## tundra
## battle_ship
module battle_ship(
      input wire clk,			 
      input wire clr,
      input wire btnU,
      input wire btnD,
      input wire btnR,
      input wire btnL,
      input wire sel,
	    input sw,
      output wire [2:0] red,	 
      output wire [2:0] green,   
      output wire [1:0] blue,	     
      output wire [3:0] an,
      output wire [7:0] seg,
      output wire hsync,		 
      output wire vsync			 
	);
For scale: about 1800 cells after synthesis, about 240 flip-flops, roughly 14000 um2 of cells after synthesis.
clock: 5.77 ns
lec_check: 0
cap_margin: 20
core_aspect_ratio: 0.73
core_margin: 2
core_utilization: 58
cts_cluster_size: 61
hold_slack_margin: 0.3
setup_slack_margin: 1.41
slew_margin: 20
tns_end_percent: 5
run.sh (not shown) runs the stock make flow with config.mk's settings and CLKGATE_MAP_FILE=.
tundra went all the way through the flow, and no timing, DRC or antenna check failed.
Changes in violet relative to tundra:
--- a/flow/config.mk
+++ b/flow/config.mk
@@ -9 +8,0 @@
-export CORE_ASPECT_RATIO = 0.73
@@ -11,4 +10 @@
-export CORE_UTILIZATION = 58
-export CTS_CLUSTER_SIZE = 61
-export HOLD_SLACK_MARGIN = 0.3
-export SETUP_SLACK_MARGIN = 1.41
+export CORE_UTILIZATION = 27
@@ -16 +11,0 @@
-export TNS_END_PERCENT = 5
==> flow/constraint.sdc <==
create_clock -name core_clock -period 4.75 [get_ports {clk}]
set_input_delay 0.9500 -clock core_clock [delete_from_list [all_inputs] [get_ports {clk}]]
set_output_delay 0.9500 -clock core_clock [all_outputs]
set_load 0.01 [all_outputs]
## What came out
violet against tundra: switching power up 24%, detailed route wirelength on metal2 up 3.8 mm, met2 demand-to-capacity share in global routing down 23 points.
Taking tundra as the reference, in violet power share of the clock group lost 1.2 points; count of non-filler cells in the finished layout rose 18%; power moved up; worst setup slack after layout saw a decrease.
Library cell contributing the largest single delay on the critical path = or3_1: tundra; library cell contributing the largest single delay on the critical path = dfxtp_1: violet
The following lists how ember was set up differently from violet:
--- a/flow/config.mk
+++ b/flow/config.mk
@@ -10 +10 @@
-export CORE_UTILIZATION = 27
+export CORE_UTILIZATION = 40
Findings:
- Looking at the reports, violet completed the entire flow and the layout it produced met the timing, DRC and antenna checks.
- ember: PASS, flow complete, no timing, DRC or antenna violations
- Summary of ember over violet: final routed wire length divided by cell count rose 7.5%, worst stage delay on the critical path about even, fraction of power consumed by combinational cells about even.
- Compared with violet, placement density in the core of ember is higher.
- Maximum number of pins on one net before global-route repair in ember vs violet: up 11%
- Core utilization at floorplan for ember: 13 points up relative to violet
## Diff of input files: sierra against ember
--- a/flow/config.mk
+++ b/flow/config.mk
@@ -10 +10 @@
-export CORE_UTILIZATION = 40
+export CORE_UTILIZATION = 66
==> flow/constraint.sdc <==
create_clock -name core_clock -period 3.43 [get_ports {clk}]
set_input_delay 0.6860 -clock core_clock [delete_from_list [all_inputs] [get_ports {clk}]]
set_output_delay 0.6860 -clock core_clock [all_outputs]
set_load 0.01 [all_outputs]
Notes after the runs:
The sole clean run among sierra and ember is ember. [flow] sierra | stages: complete | final checks: fail | reason: negative setup slack. Higher normalized max-slew margin goes to sierra over ember. Arrival time at the worst endpoint, sierra and ember: larger value in ember. The final cycle utilization of the critical path of sierra is higher than that of ember. Compared with ember, sierra degrades post-route standard cell area excluding fillers.

========
battle_ship again, from the RTL that the note above started with.
Design battle_ship, start of the top module:
module battle_ship(
      input wire clk,			 
      input wire clr,
      input wire btnU,
      input wire btnD,
      input wire btnR,
      input wire btnL,
      input wire sel,
	    input sw,
      output wire [2:0] red,	 
      output wire [2:0] green,   
      output wire [1:0] blue,	     
      output wire [3:0] an,
      output wire [7:0] seg,
      output wire hsync,		 
      output wire vsync			 
	);
Settings: LEC_CHECK=0, CAP_MARGIN=20, CORE_MARGIN=2, CORE_UTILIZATION=70, CTS_CLUSTER_DIAMETER=30, CTS_CLUSTER_SIZE=32, SETUP_SLACK_MARGIN=2.3, SLEW_MARGIN=20; clock period 7.78 ns.
The first run went through all stages and came out clean.
==> next run, changes <==
- CTS_CLUSTER_DIAMETER: 30 -> unset
- SETUP_SLACK_MARGIN: 2.3 -> unset
- clock period: 7.78 -> 8.68 ns (I/O delays scaled with it)
Result:
- worst hold slack is better by 0.011 ns
- core utilization is lower by 3.5 points
- sequential cell count is unchanged

========
Setup of build 66:
battle_ship again, from the RTL that the note above started with.
export LEC_CHECK = 0
export CAP_MARGIN = 20
export CELL_PAD_IN_SITES_DETAIL_PLACEMENT = 1
export CELL_PAD_IN_SITES_GLOBAL_PLACEMENT = 1
export CORE_ASPECT_RATIO = 1.69
export CORE_MARGIN = 4
export CORE_UTILIZATION = 61
export CTS_CLUSTER_DIAMETER = 130
export CTS_CLUSTER_SIZE = 76
export GPL_ROUTABILITY_DRIVEN = 1
export GPL_TIMING_DRIVEN = 0
export MAX_ROUTING_LAYER = met4
export PLACE_DENSITY_LB_ADDON = 0.14
export SETUP_SLACK_MARGIN = 0.22
export SLEW_MARGIN = 20
export TNS_END_PERCENT = 5
create_clock -name core_clock -period 8.27 [get_ports {clk}]
Build 66 did not finish: a tool error stopped it during global placement (3_3_place_gp).
What build 17 does differently from build 66 at the input level:
Settings: TNS_END_PERCENT: 5 -> 70; CELL_PAD_IN_SITES_DETAIL_PLACEMENT: 1 -> 2; CTS_CLUSTER_DIAMETER: 130 -> unset; GPL_ROUTABILITY_DRIVEN: 1 -> 0; GPL_TIMING_DRIVEN: 0 -> unset; CAP_MARGIN: 20 -> 15; CTS_CLUSTER_SIZE: 76 -> 23; the clock period (ns, I/O delays scaled along): 8.27 -> 3.47.
==> results <==
- Build 17 failed in global placement without I/O (3_1_place_gp_skip_io) with FLW-0024.
- From build 66 to build 17, cell area after synthesis did not move at all.
- Delta (build 17 minus build 66): synthesized instance count comparable, average cell area after synthesis comparable, xor/xnor share of the synthesized area comparable.
- From build 66 to build 17, yosys cell count did not move at all.
- Build 17 -> build 66: post-synth area from yosys stat delta 0, exact match
- Diff build 66..build 17 | height of the die | negligible
- The area fraction in compound gates of build 17 and that of build 66 are within noise of each other.
Relative to build 17, the following input files were edited for build 75:
Settings: MAX_ROUTING_LAYER removed (was met4); CAP_MARGIN changed from 15 to 20; GPL_ROUTABILITY_DRIVEN removed (was 0); PLACE_DENSITY_LB_ADDON removed (was 0.14); SETUP_SLACK_MARGIN removed (was 0.22); TNS_END_PERCENT removed (was 70); CTS_CLUSTER_SIZE removed (was 23); CELL_PAD_IN_SITES_DETAIL_PLACEMENT removed (was 2); CELL_PAD_IN_SITES_GLOBAL_PLACEMENT removed (was 1); CORE_MARGIN changed from 4 to 2; CORE_UTILIZATION changed from 61 to 56; CORE_ASPECT_RATIO removed (was 1.69); the clock period (ns, I/O delays scaled along) changed from 3.47 to 5.21.
Results
- Build 75 finished every stage and its layout cleared the timing, DRC and antenna checks.
- Changes observed in build 75 relative to build 17: starting utilization of the core area decreased by 5.2 points relative to the old numbers, post-synthesis mux area share held, synthesized cell count level.
### build 75 -> build 87
Settings: CORE_UTILIZATION changed from 56 to 63; the clock period (ns, I/O delays scaled along) changed from 5.21 to 3.97.
### Flow results
In build 87, the share of total power in combinational logic came out 3.4 points above the value in build 75.
Slew of the pin with the lowest slew margin was higher in the run labelled build 75.
Between build 87 and build 75, it is build 87 whose sequential share of power is lower, by 0.9 points.
Delta (build 87 minus build 75): met2 wire length shows an increase of about 6%, detail-routed via count per cell shows an increase of 3.2%.
Power figures rest on the tool's default switching activity, not on a simulated workload.
